==> inputs of violet <==
==> flow/design.v <==
`timescale 1ns / 1ps
module rotr
    #(parameter BW = 64)
    (
        input [BW - 1:0] val,     
        input [5:0] n_1,          
        input [5:0] n_2,          
        output [BW - 1:0] out
    );
    assign out = ((val >> n_1) | (val << (BW - n_1))) ^ ((val >> n_2) | (val << (BW - n_2)));
endmodule
`timescale 1ns / 1ps
module round_counter (
    input clk,               
    input load,              
    input inc,               
    output reg [3:0] dout,   
    output reg done          
);
    always @(posedge clk) begin
        if (load) begin
            dout <= 0;        
            done <= 0;
        end
        else if (inc && !done) begin
            dout <= dout + 1;        
            if (dout == 4'd11)       
                done <= 1;
        end
    end
endmodule
`timescale 1ns / 1ps
module ascon_p_serial_multiround     
     #(parameter BW = 64) (
         input clk,
         input rstn,
         input en,                        
         input en_inc,                    
         input [2:0] slice_idx,           
         input [BW-1:0] slice_in,         
         output reg [BW-1:0] slice_out,   
         output done                      
     );
    reg [BW-1:0] state [0:4];
    wire [3:0] round;
    wire [BW*5 - 1:0] next_state_w;
    always @(posedge clk or negedge rstn) begin
        if (!rstn) begin
            state[0] <= 0; state[1] <= 0; state[2] <= 0;
            state[3] <= 0; state[4] <= 0;
        end else if (en) begin
            state[slice_idx] <= slice_in;
        end 
        else if (en_inc && !done) begin
            {state[0], state[1], state[2], state[3], state[4]} <= next_state_w;
        end
    end
    wire [BW-1:0] s_rc0, s_rc1, s_rc2, s_rc3, s_rc4;
    wire [BW-1:0] s_p1_0, s_p1_1, s_p1_2, s_p1_3, s_p1_4;
    wire [BW-1:0] t0, t1, t2, t3, t4;
    wire [BW-1:0] s_p2_0, s_p2_1, s_p2_2, s_p2_3, s_p2_4;
    wire [BW-1:0] s_sub_0, s_sub_1, s_sub_2, s_sub_3, s_sub_4;
    wire [BW-1:0] s_q0, s_q1, s_q2, s_q3, s_q4;
    wire [BW-1:0] s_ld_0, s_ld_1, s_ld_2, s_ld_3, s_ld_4;
    assign s_rc0 = state[0];
    assign s_rc1 = state[1];
    assign s_rc2 = state[2] ^ {{56'd0}, (8'd240 - 8'd15 * round)};  
    assign s_rc3 = state[3];
    assign s_rc4 = state[4];
    assign s_p1_0 = s_rc0 ^ s_rc4;
    assign s_p1_4 = s_rc4 ^ s_rc3;
    assign s_p1_2 = s_rc2 ^ s_rc1;
    assign s_p1_1 = s_rc1;
    assign s_p1_3 = s_rc3;
    assign t0 = (~s_p1_0) & s_p1_1;
    assign t1 = (~s_p1_1) & s_p1_2;
    assign t2 = (~s_p1_2) & s_p1_3;
    assign t3 = (~s_p1_3) & s_p1_4;
    assign t4 = (~s_p1_4) & s_p1_0;
    assign s_p2_0 = s_p1_0 ^ t1;
    assign s_p2_1 = s_p1_1 ^ t2;
    assign s_p2_2 = s_p1_2 ^ t3;
    assign s_p2_3 = s_p1_3 ^ t4;
    assign s_p2_4 = s_p1_4 ^ t0;
    assign s_sub_1 = s_p2_1 ^ s_p2_0;
    assign s_sub_0 = s_p2_0 ^ s_p2_4;
    assign s_sub_3 = s_p2_3 ^ s_p2_2;
    assign s_sub_2 = s_p2_2 ^ {BW{1'b1}};
    assign s_sub_4 = s_p2_4;
    assign s_ld_0 = s_sub_0 ^ s_q0;
    assign s_ld_1 = s_sub_1 ^ s_q1;
    assign s_ld_2 = s_sub_2 ^ s_q2;
    assign s_ld_3 = s_sub_3 ^ s_q3;
    assign s_ld_4 = s_sub_4 ^ s_q4;
    assign next_state_w = {s_ld_0, s_ld_1, s_ld_2, s_ld_3, s_ld_4};
    reg [BW-1:0] tmp_out;
    always @(*) begin
        case (slice_idx)
            3'd0: tmp_out = state[0];
            3'd1: tmp_out = state[1];
            3'd2: tmp_out = state[2];
            3'd3: tmp_out = state[3];
            3'd4: tmp_out = state[4];
            default: tmp_out = 0;
        endcase
    end
    always @(posedge clk or negedge rstn) begin
        if (!rstn)
            slice_out <= 'd0;
        else 
            slice_out <= tmp_out;
    end
    round_counter round_ctr (
        .clk(clk),
        .load(!rstn || en),    
        .inc(en_inc),
        .dout(round),
        .done(done)
    );
    rotr ROT0(.val(s_sub_0), .n_1(19), .n_2(28), .out(s_q0));
    rotr ROT1(.val(s_sub_1), .n_1(61), .n_2(39), .out(s_q1));
    rotr ROT2(.val(s_sub_2), .n_1(1),  .n_2(6),  .out(s_q2));
    rotr ROT3(.val(s_sub_3), .n_1(10), .n_2(17), .out(s_q3));
    rotr ROT4(.val(s_sub_4), .n_1(7),  .n_2(41), .out(s_q4));
endmodule
==> flow/run.sh <==
#!/bin/bash
# the make line also repeats each setting of config.mk as NAME=value (left out here)
make -C /OpenROAD-flow-scripts/flow DESIGN_CONFIG=/design/flow/config.mk WORK_HOME=/design/flow/orfs CLKGATE_MAP_FILE= finish
==> flow/config.mk <==
export PLATFORM = sky130hd
export DESIGN_NAME = ascon_p_serial_multiround
export DESIGN_NICKNAME = ascon_p_serial_multiround
export VERILOG_FILES = /design/flow/design.v
export SDC_FILE = /design/flow/constraint.sdc
export NUM_CORES = 4
export LEC_CHECK = 0
export ABC_AREA = 0
export CAP_MARGIN = 10
export CELL_PAD_IN_SITES_DETAIL_PLACEMENT = 0
export CORE_MARGIN = 8
export CORE_UTILIZATION = 71
export CTS_CLUSTER_SIZE = 22
export GPL_TIMING_DRIVEN = 1
export MAX_ROUTING_LAYER = met4
export PLACE_DENSITY = 0.55
export SETUP_SLACK_MARGIN = 0.67
export SLEW_MARGIN = 20
==> flow/constraint.sdc <==
create_clock -name core_clock -period 4.49 [get_ports {clk}]
set_input_delay 0.8980 -clock core_clock [delete_from_list [all_inputs] [get_ports {clk}]]
set_output_delay 0.8980 -clock core_clock [all_outputs]
set_load 0.01 [all_outputs]
==> yarrow (differences from violet) <==
==> flow/config.mk (replaced) <==
export PLATFORM = sky130hd
export DESIGN_NAME = ascon_p_serial_multiround
export DESIGN_NICKNAME = ascon_p_serial_multiround
export VERILOG_FILES = /design/flow/design.v
export SDC_FILE = /design/flow/constraint.sdc
export NUM_CORES = 4
export LEC_CHECK = 0
export CAP_MARGIN = 20
export CORE_MARGIN = 2
export CORE_UTILIZATION = 68
export SLEW_MARGIN = 20
==> flow/constraint.sdc (replaced) <==
create_clock -name core_clock -period 3.43 [get_ports {clk}]
set_input_delay 0.6860 -clock core_clock [delete_from_list [all_inputs] [get_ports {clk}]]
set_output_delay 0.6860 -clock core_clock [all_outputs]
set_load 0.01 [all_outputs]
==> notes <==
- yarrow reached the layout checks and failed them: negative setup slack. violet produced a clean layout.
- Of yarrow and violet, yarrow has the higher non-clock buffer count (gap 162).
- Worst hold slack: yarrow is lower than violet (0.29 ns).
- Against yarrow, the sequential share of layout area of violet is higher by 1.0 points.
- Of yarrow and violet, violet has the higher first-iteration DRC count (gap about 5.4%, measured against violet).
- Maximum frequency: violet is higher than yarrow (1.9%).
==> figures <==
Outcome: yarrow complete, but fails checks; violet no timing/DRC/antenna violations
Reasons for failing layout checks: yarrow negative setup slack; violet -
Uppermost routed layer: yarrow met5; violet met4
Placer Congestion: yarrow 1.18; violet 1.22
Core Footprint: yarrow 0.0475 sq mm; violet 0.0454 sq mm
Buffering stage count on the worst path with inverters included: yarrow 3; violet 2
Largest stage delay on the critical path: yarrow 0.52 ns; violet 0.56 ns
Placement Rows: yarrow 80; violet 78
Layout-to-synthesis area ratio: yarrow 1.197x; violet 1.149x
Final core occ: yarrow 0.821; violet 0.826
Filler-free cell count of the finished design: yarrow 4623; violet 4451
Post-Place Setup Slack: yarrow -0.488 ns; violet 0.212 ns
Global-route wire length before repair: yarrow 205 mm; violet 203 mm
Horizontal die dimension: yarrow 223 um; violet 230 um
